==> branch sierra: inputs <==
// test_wrapper
module test_wrapper #(
	parameter SYS_VERSION = 41,
	parameter WIDTH = 16,
	parameter NUM_SUB_MON = 3
)(
	input clk,
	input reset,
	input       [5:0] slave_address,
	input             slave_read,
	input             slave_write,
	input      [31:0] slave_writedata,
	output reg [31:0] slave_readdata,
	output [WIDTH-1:0] dut_a,
	output [WIDTH-1:0] dut_b,
	input  [WIDTH-1:0] dut_out
);
==> flow/config.mk <==
export PLATFORM = sky130hd
export DESIGN_NAME = test_wrapper
export DESIGN_NICKNAME = test_wrapper
export VERILOG_FILES = /design/flow/design.v
export SDC_FILE = /design/flow/constraint.sdc
export NUM_CORES = 4
export LEC_CHECK = 0
export CAP_MARGIN = 20
export CORE_MARGIN = 2
export CORE_UTILIZATION = 70
export CTS_CLUSTER_DIAMETER = 381
export CTS_CLUSTER_SIZE = 20
export SETUP_SLACK_MARGIN = -0.16
export SLEW_MARGIN = 20
==> flow/constraint.sdc <==
create_clock -name core_clock -period 1.61 [get_ports {clk}]
set_input_delay 0.3220 -clock core_clock [delete_from_list [all_inputs] [get_ports {clk}]]
set_output_delay 0.3220 -clock core_clock [all_outputs]
set_load 0.01 [all_outputs]
run.sh (not shown) runs the stock make flow with config.mk's settings and CLKGATE_MAP_FILE=.
==> inputs of branch onyx, as changes to branch sierra <==
Settings changed: CORE_UTILIZATION 70 to 40, CTS_CLUSTER_DIAMETER 381 to unset, CTS_CLUSTER_SIZE 20 to unset, SETUP_SLACK_MARGIN -0.16 to unset.
==> flow/constraint.sdc (replaced) <==
create_clock -name core_clock -period 2.8 [get_ports {clk}]
set_input_delay 0.5600 -clock core_clock [delete_from_list [all_inputs] [get_ports {clk}]]
set_output_delay 0.5600 -clock core_clock [all_outputs]
set_load 0.01 [all_outputs]
==> notes <==
Branch sierra produced a layout that fails on setup timing. Branch onyx produced a clean layout.
Sequential share of layout area: branch onyx is higher than branch sierra (3.6 points).
Critical path depth: branch onyx is higher than branch sierra (1).
Worst hold slack: branch onyx is better than branch sierra (0.069 ns).
Clock skew: branch sierra is lower than branch onyx (0.0096 ns).
Final cell count: branch onyx is higher than branch sierra (3.6%).
Area after synthesis is the same in branch sierra and branch onyx.
Of branch onyx and branch sierra, branch sierra has the higher sequential power (gap 42%, measured against branch sierra).


==> job 8131 <==
Starting RTL as in the previous note.
Settings: LEC_CHECK=0, ABC_AREA=1, CAP_MARGIN=10, CELL_PAD_IN_SITES_DETAIL_PLACEMENT=1, CELL_PAD_IN_SITES_GLOBAL_PLACEMENT=2, CORE_ASPECT_RATIO=1.83, CORE_MARGIN=2, CORE_UTILIZATION=69, CTS_CLUSTER_SIZE=20, HOLD_SLACK_MARGIN=-0.03, MAX_ROUTING_LAYER=met5, MIN_ROUTING_LAYER=met2, PLACE_DENSITY_LB_ADDON=0.23, SLEW_MARGIN=20; clock period 2.34 ns.
==> job 1755: changes against job 8131 <==
- CAP_MARGIN: 10 -> 20
- CELL_PAD_IN_SITES_DETAIL_PLACEMENT: 1 -> default
- CELL_PAD_IN_SITES_GLOBAL_PLACEMENT: 2 -> default
- CORE_ASPECT_RATIO: 1.83 -> default
- CORE_UTILIZATION: 69 -> 70
- CTS_CLUSTER_DIAMETER: default -> 57
- CTS_CLUSTER_SIZE: 20 -> 49
- HOLD_SLACK_MARGIN: -0.03 -> default
- MAX_ROUTING_LAYER: met5 -> default
- MIN_ROUTING_LAYER: met2 -> default
- PLACE_DENSITY: default -> 0.73
- PLACE_DENSITY_LB_ADDON: 0.23 -> default
- SETUP_SLACK_MARGIN: default -> 0.46
==> flow/constraint.sdc (replaced) <==
create_clock -name core_clock -period 1.55 [get_ports {clk}]
set_input_delay 0.3100 -clock core_clock [delete_from_list [all_inputs] [get_ports {clk}]]
set_output_delay 0.3100 -clock core_clock [all_outputs]
set_load 0.01 [all_outputs]
==> job 392: changes against job 8131 <==
- ABC_AREA: 1 -> default
- CAP_MARGIN: 10 -> 20
- CELL_PAD_IN_SITES_DETAIL_PLACEMENT: 1 -> default
- CELL_PAD_IN_SITES_GLOBAL_PLACEMENT: 2 -> default
- CORE_ASPECT_RATIO: 1.83 -> default
- CORE_UTILIZATION: 69 -> 72
- CTS_CLUSTER_DIAMETER: default -> 58
- CTS_CLUSTER_SIZE: 20 -> 50
- HOLD_SLACK_MARGIN: -0.03 -> default
- MAX_ROUTING_LAYER: met5 -> default
- MIN_ROUTING_LAYER: met2 -> default
- PLACE_DENSITY: default -> 0.35
- PLACE_DENSITY_LB_ADDON: 0.23 -> default
==> flow/constraint.sdc (replaced) <==
create_clock -name core_clock -period 2.86 [get_ports {clk}]
set_input_delay 0.5720 -clock core_clock [delete_from_list [all_inputs] [get_ports {clk}]]
set_output_delay 0.5720 -clock core_clock [all_outputs]
set_load 0.01 [all_outputs]
==> job 2010: changes against job 8131 <==
- ABC_AREA: 1 -> default
- CAP_MARGIN: 10 -> 30
- CELL_PAD_IN_SITES_DETAIL_PLACEMENT: 1 -> default
- CELL_PAD_IN_SITES_GLOBAL_PLACEMENT: 2 -> default
- CORE_ASPECT_RATIO: 1.83 -> default
- CORE_UTILIZATION: 69 -> 70
- CTS_CLUSTER_SIZE: 20 -> 24
- HOLD_SLACK_MARGIN: -0.03 -> default
- MAX_ROUTING_LAYER: met5 -> default
- MIN_ROUTING_LAYER: met2 -> default
- PLACE_DENSITY_LB_ADDON: 0.23 -> default
==> flow/constraint.sdc (replaced) <==
create_clock -name core_clock -period 1.95 [get_ports {clk}]
set_input_delay 0.3900 -clock core_clock [delete_from_list [all_inputs] [get_ports {clk}]]
set_output_delay 0.3900 -clock core_clock [all_outputs]
set_load 0.01 [all_outputs]
==> results <==
- Of job 2010 and job 392, job 2010 has the higher maximum frequency (gap 16%, measured against job 392).
- Between job 392 and job 2010, the lower non-clock buffer count is in job 392 (gap 281).
- Of job 2010 and job 392, job 2010 has the higher total power (gap 69%, measured against job 392).
- Against job 2010, the via count of job 392 is lower by about 14%.
- Synthesized cell count is the same in job 2010 and job 392.
- Job 392 completed without violations. Job 8131 aborted during global placement without I/O. Job 1755 failed in global routing with GRT-0232. Job 2010 finished but failed the layout checks on negative setup slack.


==> cedar <==
test_wrapper again, from the RTL that the note above started with.
clock: 2.48 ns
lec_check: 0
cap_margin: 20
cell_pad_in_sites_global_placement: 0
core_aspect_ratio: 1.58
core_margin: 3
core_utilization: 72
cts_cluster_size: 22
gpl_timing_driven: 1
place_density: 0.7
setup_slack_margin: 0.62
slew_margin: 25
tns_end_percent: 5
==> inputs of maple, as changes to cedar <==
==> flow/config.mk (replaced) <==
export PLATFORM = sky130hd
export DESIGN_NAME = test_wrapper
export DESIGN_NICKNAME = test_wrapper
export VERILOG_FILES = /design/flow/design.v
export SDC_FILE = /design/flow/constraint.sdc
export NUM_CORES = 4
export LEC_CHECK = 0
export CAP_MARGIN = 20
export CORE_MARGIN = 2
export CORE_UTILIZATION = 64
export SLEW_MARGIN = 20
==> flow/constraint.sdc (replaced) <==
create_clock -name core_clock -period 2.12 [get_ports {clk}]
set_input_delay 0.4240 -clock core_clock [delete_from_list [all_inputs] [get_ports {clk}]]
set_output_delay 0.4240 -clock core_clock [all_outputs]
set_load 0.01 [all_outputs]
==> inputs of yarrow, as changes to cedar <==
==> flow/config.mk (replaced) <==
export PLATFORM = sky130hd
export DESIGN_NAME = test_wrapper
export DESIGN_NICKNAME = test_wrapper
export VERILOG_FILES = /design/flow/design.v
export SDC_FILE = /design/flow/constraint.sdc
export NUM_CORES = 4
export LEC_CHECK = 0
export CAP_MARGIN = 20
export CELL_PAD_IN_SITES_GLOBAL_PLACEMENT = 3
export CORE_ASPECT_RATIO = 1.58
export CORE_MARGIN = 10
export CORE_UTILIZATION = 40
export CTS_CLUSTER_SIZE = 22
export GPL_TIMING_DRIVEN = 1
export PLACE_DENSITY_LB_ADDON = 0.11
export SETUP_SLACK_MARGIN = 1.0
export SLEW_MARGIN = 25
export TNS_END_PERCENT = 5
==> flow/constraint.sdc (replaced) <==
create_clock -name core_clock -period 3.91 [get_ports {clk}]
set_input_delay 0.7820 -clock core_clock [delete_from_list [all_inputs] [get_ports {clk}]]
set_output_delay 0.7820 -clock core_clock [all_outputs]
set_load 0.01 [all_outputs]
==> qor summary <==
item	cedar	maple	yarrow
Status	timing/DRC/antenna clean	complete, but fails checks	timing/DRC/antenna clean
Violated checks	-	negative setup slack	-
Clk_skew	0.0164 ns	0.0180 ns	0.0308 ns
Starting DRT DRC Count	1,759	1,298	1,001
Placeable core area	39,200 um^2	44,200 um^2	71,100 um^2
Met3 wire length	4.10 mm	3.11 mm	2.88 mm
Drt first pass iters	6	5	7
Vias in the first global route	20.0k	19.4k	17.9k
Cell seen most often among critical-path stages	a21o_1	a21o_1	a21oi_1
Utilization after layout	86.2%	80.5%	47.0%
Count of final setup violators	0	16	0
Overall die area	42,300 um^2	46,500 um^2	83,000 um^2
Clock buffer cells	87	103	110
Metal-1 WL	24.8 mm	27.7 mm	30.2 mm
Global-route wire length before repair	106 mm	104 mm	113 mm
TritonCTS buffer count	67	77	75
Met1 routing resource usage after global routing	36.5%	35.8%	20.4%
Count of placed standard cells in the final layout, fillers left out	3,205	3,442	3,583
Global-route track usage on met2	56.4%	50.8%	33.1%


==> lagoon: inputs <==
test_wrapper again, from the RTL that the note above started with.
clock: 1.31 ns
lec_check: 0
cap_margin: 20
core_margin: 2
core_utilization: 72
cts_cluster_diameter: 345
cts_cluster_size: 39
place_density_lb_addon: 0.1
setup_slack_margin: 0.39
slew_margin: 20
==> tundra: changes against lagoon <==
- CTS_CLUSTER_DIAMETER: 345 -> unset
- CTS_CLUSTER_SIZE: 39 -> 50
- PLACE_DENSITY: unset -> 0.76
- PLACE_DENSITY_LB_ADDON: 0.1 -> unset
- SETUP_SLACK_MARGIN: 0.39 -> unset
==> flow/constraint.sdc (replaced) <==
create_clock -name core_clock -period 2.94 [get_ports {clk}]
set_input_delay 0.5880 -clock core_clock [delete_from_list [all_inputs] [get_ports {clk}]]
set_output_delay 0.5880 -clock core_clock [all_outputs]
set_load 0.01 [all_outputs]
==> ember: changes against lagoon <==
- CTS_CLUSTER_DIAMETER: 345 -> unset
- CTS_CLUSTER_SIZE: 39 -> 31
- HOLD_SLACK_MARGIN: unset -> -0.09
- PLACE_DENSITY: unset -> 0.64
- PLACE_DENSITY_LB_ADDON: 0.1 -> unset
- SETUP_SLACK_MARGIN: 0.39 -> 0.42
==> flow/constraint.sdc (replaced) <==
create_clock -name core_clock -period 1.55 [get_ports {clk}]
set_input_delay 0.3100 -clock core_clock [delete_from_list [all_inputs] [get_ports {clk}]]
set_output_delay 0.3100 -clock core_clock [all_outputs]
set_load 0.01 [all_outputs]
==> notes.md <==
Physical implementation.

- After detailed placement, the design holds a cell count of 3369.
- After its last routability iteration, the placer logged a weighted congestion of between 0.9 and 1.
- The number of cells reported by Yosys stat comes to ~2500.
- Once synthesis finished, the tally of register bits stood at about 790.
- The run stopped with a tool error.
- The first error in the log reads "[ERROR DPL-0033] detailed placement checks failed during check placement".
- The placed cell area is around 0.034 mm2.
- According to the logs, the last stage reached was clock tree synthesis (4_1_cts).
- The post-detailed-placement half-perimeter wirelength is about 53 mm.
# the run above: ember

==> notes.md <==
Physical implementation.

- Per the Yosys statistics, synthesis produced between 2000 and 2500 cells.
- Routability-driven placement finished with a final weighted congestion of about 0.92.
- Once detailed placement completed, the half-perimeter wirelength came to roughly 43 mm.
- Once synthesis finished, the tally of register bits stood at 786.
- In the global route stage, met2 resource usage came out at 0.579.
- The flow ran to the end and the layout has no timing, DRC or antenna violations.
- The placed cell area is between 0.03 and 0.04 mm2.
- The met1 wire length is approximately 27 mm.
- Once detail routing completed, the nets flagged for antenna violations numbered 0.
# the run above: tundra

==> notes.md <==
Physical implementation.

- The flow did not finish.
- The post-detailed-placement half-perimeter wirelength is roughly 54 mm.
- Counting tap cells, the placed design contains a total of 3403 instances.
- The cell area that synthesis handed to floorplanning was 0.0287 mm2.
- The stage where the run ended is global routing (5_1_grt).
- The count of buffers added on input and output ports is 120.
- Post-CTS timing repair inserted 62 buffers for setup.
- The synthesis-stage register bit count is between 700 and 800.
- After synthesis, the design contains roughly 2500 cells according to Yosys.
- The placed cell area is 0.0344 mm2.
- At the end of routability-driven placement, the weighted congestion stood at roughly 0.9.
- The tool reported: "[ERROR GRT-0232] Routing congestion too high. Check the congestion heatmap in the GUI".
# the run above: lagoon

Power figures rest on the tool's default switching activity, not on a simulated workload.
